## run 1
Design USER_PRJ1, start of the top module:
module USER_PRJ1 #( parameter pADDR_WIDTH   = 12,
                   parameter pDATA_WIDTH   = 32
                 )
(
  output wire                        awready,
  output wire                        arready,
  output wire                        wready,
  output wire                        rvalid,
  output wire  [(pDATA_WIDTH-1) : 0] rdata,
  input  wire                        awvalid,
  input  wire                [11: 0] awaddr,
  input  wire                        arvalid,
  input  wire                [11: 0] araddr,
  input  wire                        wvalid,
  input  wire  [(pDATA_WIDTH-1) : 0] wdata,
  input  wire                        rready,
  input  wire                        ss_tvalid,
  input  wire  [(pDATA_WIDTH-1) : 0] ss_tdata,
  input  wire                        sm_tready,
  output wire                        ss_tready,
  output wire                        sm_tvalid,
  output wire  [(pDATA_WIDTH-1) : 0] sm_tdata,
  input  wire                        axi_clk,
  input  wire                        axi_reset_n
);
wire [3:0]  tap_WE;
wire        tap_EN;
wire [11:0] tap_A;
wire [31:0] tap_Di, tap_Do;
bram11 tap_ram(
    .clk(axi_clk),
    .we(|tap_WE),
    .re(tap_EN),
    .waddr(tap_A),
    .raddr(tap_A),
    .wdi(tap_Di),
    .rdo(tap_Do)
);
wire [3:0]  data_WE;
wire        data_EN;
wire [11:0] data_A;
wire [31:0] data_Di, data_Do;
bram11 data_ram(
    .clk(axi_clk),
    .we(|data_WE),
    .re(data_EN),
    .waddr(data_A),
    .raddr(data_A),
    .wdi(data_Di),
    .rdo(data_Do)
);
fir inst_fir(
    .awready(awready),
    .wready(wready),
    .awvalid(awvalid),
    .awaddr(awaddr),
    .wvalid(wvalid),
    .wdata(wdata),
    .arready(arready),
    .rready(rready),
    .arvalid(arvalid),
    .araddr(araddr),
  ...
For scale: roughly 5600 cells after synthesis, about 850 flip-flops, ~170 I/O pins, roughly 0.052 sq mm of cells after synthesis.
clock: 4.77 ns
lec_check: 0
abc_area: 1
cap_margin: 35
core_margin: 2
core_utilization: 72
cts_cluster_diameter: 53
cts_cluster_size: 10
place_density: 0.4
slew_margin: 20
tns_end_percent: 5
run.sh (not shown) runs the stock make flow with config.mk's settings and CLKGATE_MAP_FILE=.
| run 1 | all stages done | FAIL | setup timing |
> inputs changed (run 1 -> run 2)
Settings: a change of CAP_MARGIN from 35 to 20; a change of CTS_CLUSTER_SIZE from 10 to 44; a deleted CTS_CLUSTER_DIAMETER that had been 53; a deleted TNS_END_PERCENT that had been 5; a change of ABC_AREA from 1 to 0; a change of PLACE_DENSITY from 0.4 to 0.36; a change of the clock period (ns, I/O delays scaled along) from 4.77 to 4.86.
## What came out
Run 2 ended with less iteration tally of the first detailed-router pass than run 1.
[run 2] flow finished | final checks: failed | reasons: setup timing
Run comparison: run 2 startpoint of the worst setup timing path tap_ram.rdo[5]; run 1 startpoint of the worst setup timing path tap_ram.rdo[4]
Here is what was changed in the inputs of run 3 compared with run 2.
Settings: CTS_CLUSTER_SIZE: 44 -> unset; ABC_AREA: 0 -> unset; PLACE_DENSITY: 0.36 -> unset; CORE_UTILIZATION: 72 -> 40; the clock period (ns, I/O delays scaled along): 4.86 -> 9.0.
Across run 2 and run 3, a clean result was obtained everywhere but in run 2. Run 2 finished every stage; the final checks, however, were not passed, the failures being setup timing. Run 3 ended up with a higher total instance count after detailed placement than run 2 did. Area fraction of clock buffers and clock inverters of run 2 is on par with run 3. Cell area delta (run 3 − run 2): favourable. A type of the most critical hold path of flip-flop to flip-flop is what run 3 shows, while input port to async pin belongs to run 2. On initial antenna violation count, the higher figure sits with run 3, not run 2. Summary of run 3 over run 2: area of the multi-input gates went down 3.6%; sequential share of layout area went up 1.8 points; relative slew slack went up 0.43 points; cell count went up 9.5%. Going from run 2 to run 3, global-route track usage on met1 shrinks by 21 points.
[inputs] run 4 vs run 3
Settings: swapping 40 for 56 in CORE_UTILIZATION; putting SETUP_SLACK_MARGIN at 1.69 where nothing was set; swapping 9.0 for 6.36 in the clock period (ns, I/O delays scaled along).
### Flow results
The lower area of all sequential standard cells of run 3 and run 4 is in run 3. Run 4 — fraction of standard cell area that is sequential 2.5 points lower, run 3 as reference. Diff run 3..run 4 | adder-cell share of the synthesized area | unchanged. ~same quantity of I/O buffers inserted on ports in run 3 and run 4. Run 4 reports a higher all-layer global routing usage than run 3 does. Run 4 vs. run 3: setup slack went down by 1.27 ns. The lower area overhead of the layout relative to synthesis of run 3 and run 4 is in run 3. Met2 layer wire length in the routed design essentially unchanged between run 3 and run 4. Run 4: flow complete, layout not clean; failing: setup timing.

* * *

== run A ==
Starting RTL as in the previous note.
==> flow/design.v (excerpt) <==
module USER_PRJ1 #( parameter pADDR_WIDTH   = 12,
                   parameter pDATA_WIDTH   = 32
                 )
(
  output wire                        awready,
  output wire                        arready,
  output wire                        wready,
  output wire                        rvalid,
  output wire  [(pDATA_WIDTH-1) : 0] rdata,
  input  wire                        awvalid,
  input  wire                [11: 0] awaddr,
  input  wire                        arvalid,
  input  wire                [11: 0] araddr,
  input  wire                        wvalid,
  input  wire  [(pDATA_WIDTH-1) : 0] wdata,
  input  wire                        rready,
  input  wire                        ss_tvalid,
  input  wire  [(pDATA_WIDTH-1) : 0] ss_tdata,
  input  wire                        sm_tready,
  output wire                        ss_tready,
  output wire                        sm_tvalid,
  output wire  [(pDATA_WIDTH-1) : 0] sm_tdata,
  input  wire                        axi_clk,
  input  wire                        axi_reset_n
);
Settings: LEC_CHECK=0, CAP_MARGIN=20, CELL_PAD_IN_SITES_DETAIL_PLACEMENT=2, CELL_PAD_IN_SITES_GLOBAL_PLACEMENT=3, CORE_ASPECT_RATIO=0.6, CORE_MARGIN=2, CORE_UTILIZATION=40, CTS_CLUSTER_DIAMETER=123, GPL_ROUTABILITY_DRIVEN=1, HOLD_SLACK_MARGIN=0.16, MAX_ROUTING_LAYER=met5, SLEW_MARGIN=5, TNS_END_PERCENT=90; clock period 7.79 ns.
Inputs modified between run A and run B:
- CORE_UTILIZATION now 31, was 40
- CELL_PAD_IN_SITES_GLOBAL_PLACEMENT no longer set, was 3
- HOLD_SLACK_MARGIN no longer set, was 0.16
- CORE_ASPECT_RATIO no longer set, was 0.6
- GPL_ROUTABILITY_DRIVEN no longer set, was 1
- CELL_PAD_IN_SITES_DETAIL_PLACEMENT no longer set, was 2
- SLEW_MARGIN now 20, was 5
- CTS_CLUSTER_DIAMETER no longer set, was 123
- TNS_END_PERCENT no longer set, was 90
- MAX_ROUTING_LAYER no longer set, was met5
- the clock period (ns, I/O delays scaled along) now 8.59, was 7.79
--- outcome ---
- Relative to run A, number of logic stages on the critical path including buffering decreased by about 3.7% in run B.
- Comparing run A and run B, the lower wire length reported by the detailed router is on run B.
- Between run A and run B, the fraction of the cycle the final worst path needs is higher for run A.
- The die used by run B is larger than the one used by run A.
- Between run A and run B, the difference in synthesized area is negligible.
- Final cell area excluding filler cells is lower on run B
- From run B to run A, post-route DRC violation count did not move at all.
--- input diff run B..run C ---
- ABC_AREA now 1, previously not set
- CORE_UTILIZATION now 72, was 31
- PLACE_DENSITY_LB_ADDON now 0.2, previously not set
- CTS_CLUSTER_SIZE now 44, previously not set
- the clock period (ns, I/O delays scaled along) now 4.86, was 8.59
==> comparison <==
Run C had finished all stages when the layout checks came back failing, citing negative setup slack. Run B finished every stage and its layout cleared the timing, DRC and antenna checks. Compared with run B, in run C instance count of the mapped netlist shows an increase of 1528, cell count listed in synth_stat.txt shows an increase of 1528, final critical-path share of the clock period shows an increase of 40 points, global routing usage summed across all routing layers shows an increase of 25 points, post-synthesis to final-layout area growth shows an increase of 3.9 points. Cell area | run C vs run B | run C larger. Summary: with run B as the reference, wire length of the first global-routing pass in run C moved up by more than 10%.
[inputs] run D vs run C
- PLACE_DENSITY_LB_ADDON removed (was 0.2)
- CTS_CLUSTER_SIZE changed from 44 to 43
- PLACE_DENSITY newly set to 0.66
- ABC_AREA removed (was 1)
- SETUP_SLACK_MARGIN newly set to 1.72
- the clock period (ns, I/O delays scaled along) changed from 4.86 to 5.99
Notes after the runs:
The runs compared here, run C and run D, all ended either early or with open violations. Run C finished all stages; layout check result: FAIL, due to negative setup slack. Run D -> stages 100% | layout checks FAIL | negative setup slack. The die of run D is smaller than the one used in run C. Diff run C -> run D: final cycle utilization of the critical path now sits lower; cell area after placement fell about 5%.
